==> branch maple: inputs <==
Design kcpsm6, start of the top module:
module kcpsm6 (address, instruction, bram_enable, in_port, out_port, port_id, write_strobe, k_write_strobe, read_strobe, interrupt, interrupt_ack, sleep, reset, clk) ;
parameter [7:0] 	hwbuild = 8'h00 ;
parameter [11:0] 	interrupt_vector = 12'h3FF ;
parameter integer scratch_pad_memory_size = 64 ;   
output [11:0]	address ;
input	 [17:0]    	instruction ;
output		bram_enable ;
input	 [7:0]	in_port ;
output [7:0]	out_port ;
output [7:0]	port_id ;
output		write_strobe ;
output		k_write_strobe ;
output		read_strobe ;
input			interrupt ;
output		interrupt_ack ;
input			sleep ;
input			reset ;
input			clk ;
wire	[2:1]		t_state_value ;
wire	[2:1]		t_state ;
wire 			run_value ;
wire              run ;
wire  		internal_reset_value ;
wire 			internal_reset ;
wire 			sync_sleep ;
wire 			int_enable_type ;
wire 			interrupt_enable_value ;
wire			interrupt_enable ;
wire			sync_interrupt ;
wire 			active_interrupt_value ;
wire 			active_interrupt ;
wire	[2:0]		arith_logical_sel ;
wire			arith_carry_in ;
wire			arith_carry_value ;
wire			arith_carry ;
wire 	[7:0]		half_arith_logical ;
wire 	[7:0]		logical_carry_mask ;
wire 	[7:0]		carry_arith_logical ;
wire 	[7:0]		arith_logical_value ;
wire 	[7:0]		arith_logical_result ;
wire 	[7:0]		shift_rotate_value ;
wire 	[7:0]		shift_rotate_result ;
wire			shift_in_bit ;
wire 	[7:0]		alu_result ;
wire 	[1:0]		alu_mux_sel_value ;
wire 	[1:0]		alu_mux_sel ;
wire			strobe_type ;
wire 			write_strobe_value ;
wire 			k_write_strobe_value ;
wire			read_strobe_value ;
wire			flag_enable_type ;
wire			flag_enable_value ;
wire			flag_enable ; 
wire			lower_parity ;
wire			lower_parity_sel ;
wire			carry_lower_parity ;
wire 			upper_parity ;
wire			parity ;
  ...
==> flow/config.mk <==
export PLATFORM = sky130hd
export DESIGN_NAME = kcpsm6
export DESIGN_NICKNAME = kcpsm6
export VERILOG_FILES = /design/flow/design.v
export SDC_FILE = /design/flow/constraint.sdc
export NUM_CORES = 4
export LEC_CHECK = 0
export ABC_AREA = 1
export CAP_MARGIN = 20
export CORE_MARGIN = 2
export CORE_UTILIZATION = 72
export CTS_CLUSTER_SIZE = 11
export PLACE_DENSITY_LB_ADDON = 0.2
export SETUP_SLACK_MARGIN = 1.27
export SLEW_MARGIN = 20
==> flow/constraint.sdc <==
create_clock -name core_clock -period 4.36 [get_ports {clk}]
set_input_delay 0.8720 -clock core_clock [delete_from_list [all_inputs] [get_ports {clk}]]
set_output_delay 0.8720 -clock core_clock [all_outputs]
set_load 0.01 [all_outputs]
run.sh (not shown) runs the stock make flow with config.mk's settings and CLKGATE_MAP_FILE=.
==> branch yarrow (differences from branch maple) <==
- ABC_AREA: 1 -> unset
- CAP_MARGIN: 20 -> 5
- CELL_PAD_IN_SITES_DETAIL_PLACEMENT: unset -> 1
- CELL_PAD_IN_SITES_GLOBAL_PLACEMENT: unset -> 2
- CORE_ASPECT_RATIO: unset -> 1.15
- CORE_MARGIN: 2 -> 4
- CORE_UTILIZATION: 72 -> 40
- CTS_CLUSTER_SIZE: 11 -> 19
- GPL_TIMING_DRIVEN: unset -> 0
- HOLD_SLACK_MARGIN: unset -> 0.03
- MIN_ROUTING_LAYER: unset -> met2
- PLACE_DENSITY_LB_ADDON: 0.2 -> 0.1
- SETUP_SLACK_MARGIN: 1.27 -> unset
- SLEW_MARGIN: 20 -> 0
- TNS_END_PERCENT: unset -> 25
==> flow/constraint.sdc (replaced) <==
create_clock -name core_clock -period 9.0 [get_ports {clk}]
set_input_delay 1.8000 -clock core_clock [delete_from_list [all_inputs] [get_ports {clk}]]
set_output_delay 1.8000 -clock core_clock [all_outputs]
set_load 0.01 [all_outputs]
==> branch raven (differences from branch maple) <==
- ABC_AREA: 1 -> unset
- CORE_UTILIZATION: 72 -> 58
- CTS_CLUSTER_SIZE: 11 -> unset
- PLACE_DENSITY_LB_ADDON: 0.2 -> unset
- SETUP_SLACK_MARGIN: 1.27 -> 1.61
==> flow/constraint.sdc (replaced) <==
create_clock -name core_clock -period 6.49 [get_ports {clk}]
set_input_delay 1.2980 -clock core_clock [delete_from_list [all_inputs] [get_ports {clk}]]
set_output_delay 1.2980 -clock core_clock [all_outputs]
set_load 0.01 [all_outputs]
==> out/results.tsv <==
stage	metric	value	unit
status	status	complete, but fails checks	
status	SO Viols	max-capacitance violations, max-slew violations, negative setup slack	
sta	final setup fails	65	
sta	Slew Limit Fails	19	
run	Max-Cap Viols	2	
sta	Final WS setup	-0.307	ns
the above is filed under branch yarrow

==> out/results.tsv <==
stage	metric	value	unit
die	row cnt	101	
place	PortBufs	62	
place	total placed cells including tap cells	5399	
clocking	clk buf depth	3	
status	Err	[ERROR GRT-0228] Horizontal edge usage exceeds the maximum allowed. (19, 17) usage=65535 limit=3200	
synthesis	most frequent cell after synthesis	edfxtp_1	
synthesis	Post-synth EDFFs	1280	
status	status	aborted with a tool error	
status	Stop stage	global routing (5_1_grt)	
synthesis	ys flops	1362	
the above is filed under branch maple

==> out/results.tsv <==
stage	metric	value	unit
pwr	Net Sw Power	4.48	mW
sta	Slew Limit Fails	0	
place	PortBufs	62	
run	Max-Cap Viols	0	
clocking	Worst-path clk slew	0.06	ns
place	Detail Placement HPWL	99600	um
status	status	complete, no violations	
die	core box area	0.0953	sq mm
final_layout	registers	1362	
sta	Final WS setup	1.61	ns
final_layout	# clk buffers	180	
the above is filed under branch raven


========
==> run a <==
Starting RTL as in the previous note.
Settings: LEC_CHECK=0, ABC_AREA=1, CAP_MARGIN=30, CORE_MARGIN=2, CORE_UTILIZATION=65, GPL_TIMING_DRIVEN=1, SETUP_SLACK_MARGIN=1.4, SLEW_MARGIN=20; clock period 5.49 ns.
==> run b (differences from run a) <==
Settings changed: ABC_AREA 1 to unset, CAP_MARGIN 30 to 5, CELL_PAD_IN_SITES_DETAIL_PLACEMENT set to 1, CELL_PAD_IN_SITES_GLOBAL_PLACEMENT set to 2, CORE_ASPECT_RATIO set to 1.15, CORE_MARGIN 2 to 4, CORE_UTILIZATION 65 to 40, CTS_CLUSTER_SIZE set to 19, GPL_TIMING_DRIVEN 1 to 0, HOLD_SLACK_MARGIN set to 0.03, MIN_ROUTING_LAYER set to met2, PLACE_DENSITY_LB_ADDON set to 0.1, SETUP_SLACK_MARGIN 1.4 to -0.05, SLEW_MARGIN 20 to 30, TNS_END_PERCENT set to 25.
==> flow/constraint.sdc (replaced) <==
create_clock -name core_clock -period 9.0 [get_ports {clk}]
set_input_delay 1.8000 -clock core_clock [delete_from_list [all_inputs] [get_ports {clk}]]
set_output_delay 1.8000 -clock core_clock [all_outputs]
set_load 0.01 [all_outputs]
==> run c (differences from run a) <==
Settings changed: ABC_AREA 1 to unset, CAP_MARGIN 30 to 20, CORE_UTILIZATION 65 to 8, GPL_TIMING_DRIVEN 1 to unset, PLACE_DENSITY set to 0.6, SETUP_SLACK_MARGIN 1.4 to unset.
==> flow/constraint.sdc (replaced) <==
create_clock -name core_clock -period 9.08 [get_ports {clk}]
set_input_delay 1.8160 -clock core_clock [delete_from_list [all_inputs] [get_ports {clk}]]
set_output_delay 1.8160 -clock core_clock [all_outputs]
set_load 0.01 [all_outputs]
==> qor summary <==
| quantity | run b | run c | run a |
|---|---|---|---|
| Run status | finished with violations | complete, no violations | complete, no violations |
| Layout check failures | setup timing | - | - |
| Clock Power Share | 0.417 | 0.411 | 0.393 |
| Number of antenna violations at the first check in global routing | 4 | 13 | 7 |
| Layout inverter count without the clock tree | 24 | 24 | 176 |
| Gate Area | 0.01504 mm^2 | 0.01466 mm^2 | 0.01406 mm^2 |
| TAP cells | 1,850 | 9,270 | 1,134 |
| Initial Utilization | 0.4045 | 0.08015 | 0.6579 |
| Count of buffers added by post-CTS timing repair for setup | 0 | 0 | 39 |
| Beginning of the worst register-to-register path | bank_flop.Q$_SDFFE_PP0P_ | bank_flop.Q$_SDFFE_PP0P_ | zero_flag_flop.Q$_SDFFE_PP0P_ |
| Combinational power share | 0.093 | 0.079 | 0.088 |
| Maximum ir drop on the vdd rail | 0.1895 mV | 0.1866 mV | 0.3413 mV |
| Net count, final | 3,536 | 3,334 | 4,524 |
| Average wire per standard cell | 37.79 um | 13.01 um | 28.45 um |

========
==> job 5466: inputs <==
Starting RTL as in the previous note.
Settings: LEC_CHECK=0, ABC_AREA=1, CAP_MARGIN=30, CORE_MARGIN=2, CORE_UTILIZATION=68, CTS_CLUSTER_SIZE=32, GPL_TIMING_DRIVEN=1, PLACE_DENSITY_LB_ADDON=0.12, SLEW_MARGIN=20; clock period 7.12 ns.
==> inputs of job 1588, as changes to job 5466 <==
Settings changed: ABC_AREA 1 to default, CAP_MARGIN 30 to 20, CORE_UTILIZATION 68 to 40, CTS_CLUSTER_SIZE 32 to default, GPL_TIMING_DRIVEN 1 to default, PLACE_DENSITY from default to 0.6, PLACE_DENSITY_LB_ADDON 0.12 to default.
==> flow/constraint.sdc (replaced) <==
create_clock -name core_clock -period 9.0 [get_ports {clk}]
set_input_delay 1.8000 -clock core_clock [delete_from_list [all_inputs] [get_ports {clk}]]
set_output_delay 1.8000 -clock core_clock [all_outputs]
set_load 0.01 [all_outputs]
==> inputs of job 6234, as changes to job 5466 <==
Settings changed: ABC_AREA 1 to 0, CORE_UTILIZATION 68 to 72, CTS_CLUSTER_DIAMETER from default to 369, CTS_CLUSTER_SIZE 32 to 15, PLACE_DENSITY_LB_ADDON 0.12 to 0.0, SETUP_SLACK_MARGIN from default to 0.55.
==> flow/constraint.sdc (replaced) <==
create_clock -name core_clock -period 4.37 [get_ports {clk}]
set_input_delay 0.8740 -clock core_clock [delete_from_list [all_inputs] [get_ports {clk}]]
set_output_delay 0.8740 -clock core_clock [all_outputs]
set_load 0.01 [all_outputs]
==> comparison <==
In job 5466 the area after synthesis is smaller than in job 1588, by 1.3%. Register-to-register slack, lowest first: job 6234, job 5466, job 1588. In job 6234 the non-clock buffer count is higher than in job 1588, by 557. Between job 6234 and job 5466, the lower critical path depth is in job 5466 (gap 6). Routed wire length: job 6234 > job 1588 > job 5466. Combinational power: job 1588 < job 5466 < job 6234. Power: job 1588 is smaller than job 5466 (about 18%).

========
==> inputs of wip/yarrow <==
Starting RTL as in the previous note.
Settings: LEC_CHECK=0, ABC_AREA=0, CAP_MARGIN=20, CELL_PAD_IN_SITES_DETAIL_PLACEMENT=1, CELL_PAD_IN_SITES_GLOBAL_PLACEMENT=2, CORE_MARGIN=2, CORE_UTILIZATION=69, CTS_CLUSTER_DIAMETER=155, CTS_CLUSTER_SIZE=21, MAX_ROUTING_LAYER=met5, MIN_ROUTING_LAYER=met1, PLACE_DENSITY_LB_ADDON=0.22, SLEW_MARGIN=20, TNS_END_PERCENT=5; clock period 4.69 ns.
==> inputs of wip/sierra, as changes to wip/yarrow <==
- ABC_AREA: 0 -> 1
- CELL_PAD_IN_SITES_DETAIL_PLACEMENT: 1 -> default
- CELL_PAD_IN_SITES_GLOBAL_PLACEMENT: 2 -> default
- CORE_ASPECT_RATIO: default -> 1.42
- CORE_UTILIZATION: 69 -> 72
- CTS_CLUSTER_DIAMETER: 155 -> default
- CTS_CLUSTER_SIZE: 21 -> default
- MAX_ROUTING_LAYER: met5 -> default
- MIN_ROUTING_LAYER: met1 -> default
- PLACE_DENSITY: default -> 0.6
- PLACE_DENSITY_LB_ADDON: 0.22 -> default
- SETUP_SLACK_MARGIN: default -> -0.43
- TNS_END_PERCENT: 5 -> default
==> flow/constraint.sdc (replaced) <==
create_clock -name core_clock -period 4.36 [get_ports {clk}]
set_input_delay 0.8720 -clock core_clock [delete_from_list [all_inputs] [get_ports {clk}]]
set_output_delay 0.8720 -clock core_clock [all_outputs]
set_load 0.01 [all_outputs]
==> inputs of wip/delta, as changes to wip/yarrow <==
- ABC_AREA: 0 -> default
- CELL_PAD_IN_SITES_DETAIL_PLACEMENT: 1 -> default
- CELL_PAD_IN_SITES_GLOBAL_PLACEMENT: 2 -> default
- CORE_UTILIZATION: 69 -> 65
- CTS_CLUSTER_DIAMETER: 155 -> default
- CTS_CLUSTER_SIZE: 21 -> default
- MAX_ROUTING_LAYER: met5 -> default
- MIN_ROUTING_LAYER: met1 -> default
- PLACE_DENSITY: default -> 0.6
- PLACE_DENSITY_LB_ADDON: 0.22 -> default
- TNS_END_PERCENT: 5 -> default
==> flow/constraint.sdc (replaced) <==
create_clock -name core_clock -period 7.84 [get_ports {clk}]
set_input_delay 1.5680 -clock core_clock [delete_from_list [all_inputs] [get_ports {clk}]]
set_output_delay 1.5680 -clock core_clock [all_outputs]
set_load 0.01 [all_outputs]
==> inputs of wip/willow, as changes to wip/yarrow <==
- CAP_MARGIN: 20 -> 10
- CELL_PAD_IN_SITES_GLOBAL_PLACEMENT: 2 -> 0
- CORE_MARGIN: 2 -> 10
- CORE_UTILIZATION: 69 -> 15
- CTS_CLUSTER_DIAMETER: 155 -> default
- CTS_CLUSTER_SIZE: 21 -> default
- GPL_TIMING_DRIVEN: default -> 0
- MAX_ROUTING_LAYER: met5 -> met4
- MIN_ROUTING_LAYER: met1 -> default
- PLACE_DENSITY_LB_ADDON: 0.22 -> 0.12
- SLEW_MARGIN: 20 -> 25
- TNS_END_PERCENT: 5 -> default
==> flow/constraint.sdc (replaced) <==
create_clock -name core_clock -period 4.48 [get_ports {clk}]
set_input_delay 0.8960 -clock core_clock [delete_from_list [all_inputs] [get_ports {clk}]]
set_output_delay 0.8960 -clock core_clock [all_outputs]
set_load 0.01 [all_outputs]
==> results <==
wip/yarrow did not get past global routing (GRT-0232). wip/sierra completed and failed the layout checks on negative setup slack. wip/delta passed the timing, design-rule and antenna checks. wip/willow finished with negative setup slack left. Clock power, highest first: wip/willow, wip/sierra, wip/delta. Synthesized cell count: wip/sierra is higher than wip/delta (31%). Non-clock buffer count, lowest first: wip/delta, wip/sierra, wip/willow. The lowest final cell count belongs to wip/delta, the highest to wip/willow. Register-to-register slack: wip/delta is higher than wip/willow (2.9 ns).

========
==> v22: inputs <==
Starting RTL as in the previous note.
// kcpsm6
module kcpsm6 (address, instruction, bram_enable, in_port, out_port, port_id, write_strobe, k_write_strobe, read_strobe, interrupt, interrupt_ack, sleep, reset, clk) ;
parameter [7:0] 	hwbuild = 8'h00 ;
parameter [11:0] 	interrupt_vector = 12'h3FF ;
parameter integer scratch_pad_memory_size = 64 ;   
output [11:0]	address ;
input	 [17:0]    	instruction ;
output		bram_enable ;
input	 [7:0]	in_port ;
output [7:0]	out_port ;
output [7:0]	port_id ;
output		write_strobe ;
output		k_write_strobe ;
output		read_strobe ;
input			interrupt ;
output		interrupt_ack ;
input			sleep ;
input			reset ;
input			clk ;
wire	[2:1]		t_state_value ;
wire	[2:1]		t_state ;
wire 			run_value ;
wire              run ;
wire  		internal_reset_value ;
wire 			internal_reset ;
wire 			sync_sleep ;
wire 			int_enable_type ;
wire 			interrupt_enable_value ;
wire			interrupt_enable ;
wire			sync_interrupt ;
wire 			active_interrupt_value ;
wire 			active_interrupt ;
wire	[2:0]		arith_logical_sel ;
wire			arith_carry_in ;
wire			arith_carry_value ;
wire			arith_carry ;
wire 	[7:0]		half_arith_logical ;
wire 	[7:0]		logical_carry_mask ;
wire 	[7:0]		carry_arith_logical ;
wire 	[7:0]		arith_logical_value ;
wire 	[7:0]		arith_logical_result ;
wire 	[7:0]		shift_rotate_value ;
wire 	[7:0]		shift_rotate_result ;
wire			shift_in_bit ;
wire 	[7:0]		alu_result ;
wire 	[1:0]		alu_mux_sel_value ;
wire 	[1:0]		alu_mux_sel ;
wire			strobe_type ;
wire 			write_strobe_value ;
wire 			k_write_strobe_value ;
wire			read_strobe_value ;
wire			flag_enable_type ;
wire			flag_enable_value ;
wire			flag_enable ; 
wire			lower_parity ;
wire			lower_parity_sel ;
wire			carry_lower_parity ;
wire 			upper_parity ;
wire			parity ;
wire			shift_carry_value ;
wire			shift_carry ;
wire			carry_flag_value ;
wire			carry_flag ;
wire 			use_zero_flag_value ;
wire			use_zero_flag ;
wire 			drive_carry_in_zero ;
wire          	carry_in_zero ;
wire             	lower_zero ;
wire         	lower_zero_sel ;
wire       		carry_lower_zero ;
wire           	middle_zero ;
wire        	middle_zero_sel ;
wire      		carry_middle_zero ;
wire         	upper_zero_sel ;
wire        	zero_flag_value ;
wire              zero_flag ;
wire       		spm_enable_value ;
wire             	spm_enable ;
  ...
clock: 7.85 ns
lec_check: 0
abc_area: 0
cap_margin: 20
cell_pad_in_sites_detail_placement: 1
cell_pad_in_sites_global_placement: 1
core_margin: 2
core_utilization: 20
cts_cluster_diameter: 300
gpl_routability_driven: 0
gpl_timing_driven: 0
hold_slack_margin: 0.28
place_density: 0.37
setup_slack_margin: 2.06
slew_margin: 20
==> v10 (differences from v22) <==
- CAP_MARGIN: 20 -> 10
- CELL_PAD_IN_SITES_GLOBAL_PLACEMENT: 1 -> 0
- CORE_MARGIN: 2 -> 3
- CORE_UTILIZATION: 20 -> 15
- CTS_CLUSTER_DIAMETER: 300 -> 344
- GPL_ROUTABILITY_DRIVEN: 0 -> default
- HOLD_SLACK_MARGIN: 0.28 -> default
- MAX_ROUTING_LAYER: default -> met4
- PLACE_DENSITY: 0.37 -> default
- PLACE_DENSITY_LB_ADDON: default -> 0.12
- SETUP_SLACK_MARGIN: 2.06 -> default
- SLEW_MARGIN: 20 -> 25
- TNS_END_PERCENT: default -> 5
==> flow/constraint.sdc (replaced) <==
create_clock -name core_clock -period 4.48 [get_ports {clk}]
set_input_delay 0.8960 -clock core_clock [delete_from_list [all_inputs] [get_ports {clk}]]
set_output_delay 0.8960 -clock core_clock [all_outputs]
set_load 0.01 [all_outputs]
==> results <==
- Global-route usage: v22 is higher than v10 (3.0 points).
- In v10 the sequential power is higher than in v22, by about 75%.
- Synthesized area is the same in v10 and v22.
- Against v22, the hold slack of v10 is better by 0.11 ns.
- Of v22 and v10, v10 has the higher final cell count (gap about 14%, measured against v10).
- v22 went through all stages and came out clean. v10 reached the layout checks and failed them: setup timing.
- Between v10 and v22, the lower die area is in v22 (gap about 34%, measured against v22).
- In v22 the utilization is higher than in v10, by 5.7 points.
- Count of clock-buffer cells in the layout: v10 is higher than v22 (7).
- Of v22 and v10, v10 has the higher total power (gap about 44%, measured against v10).
No activity file was given, so power comes from the tool's default toggle rates.
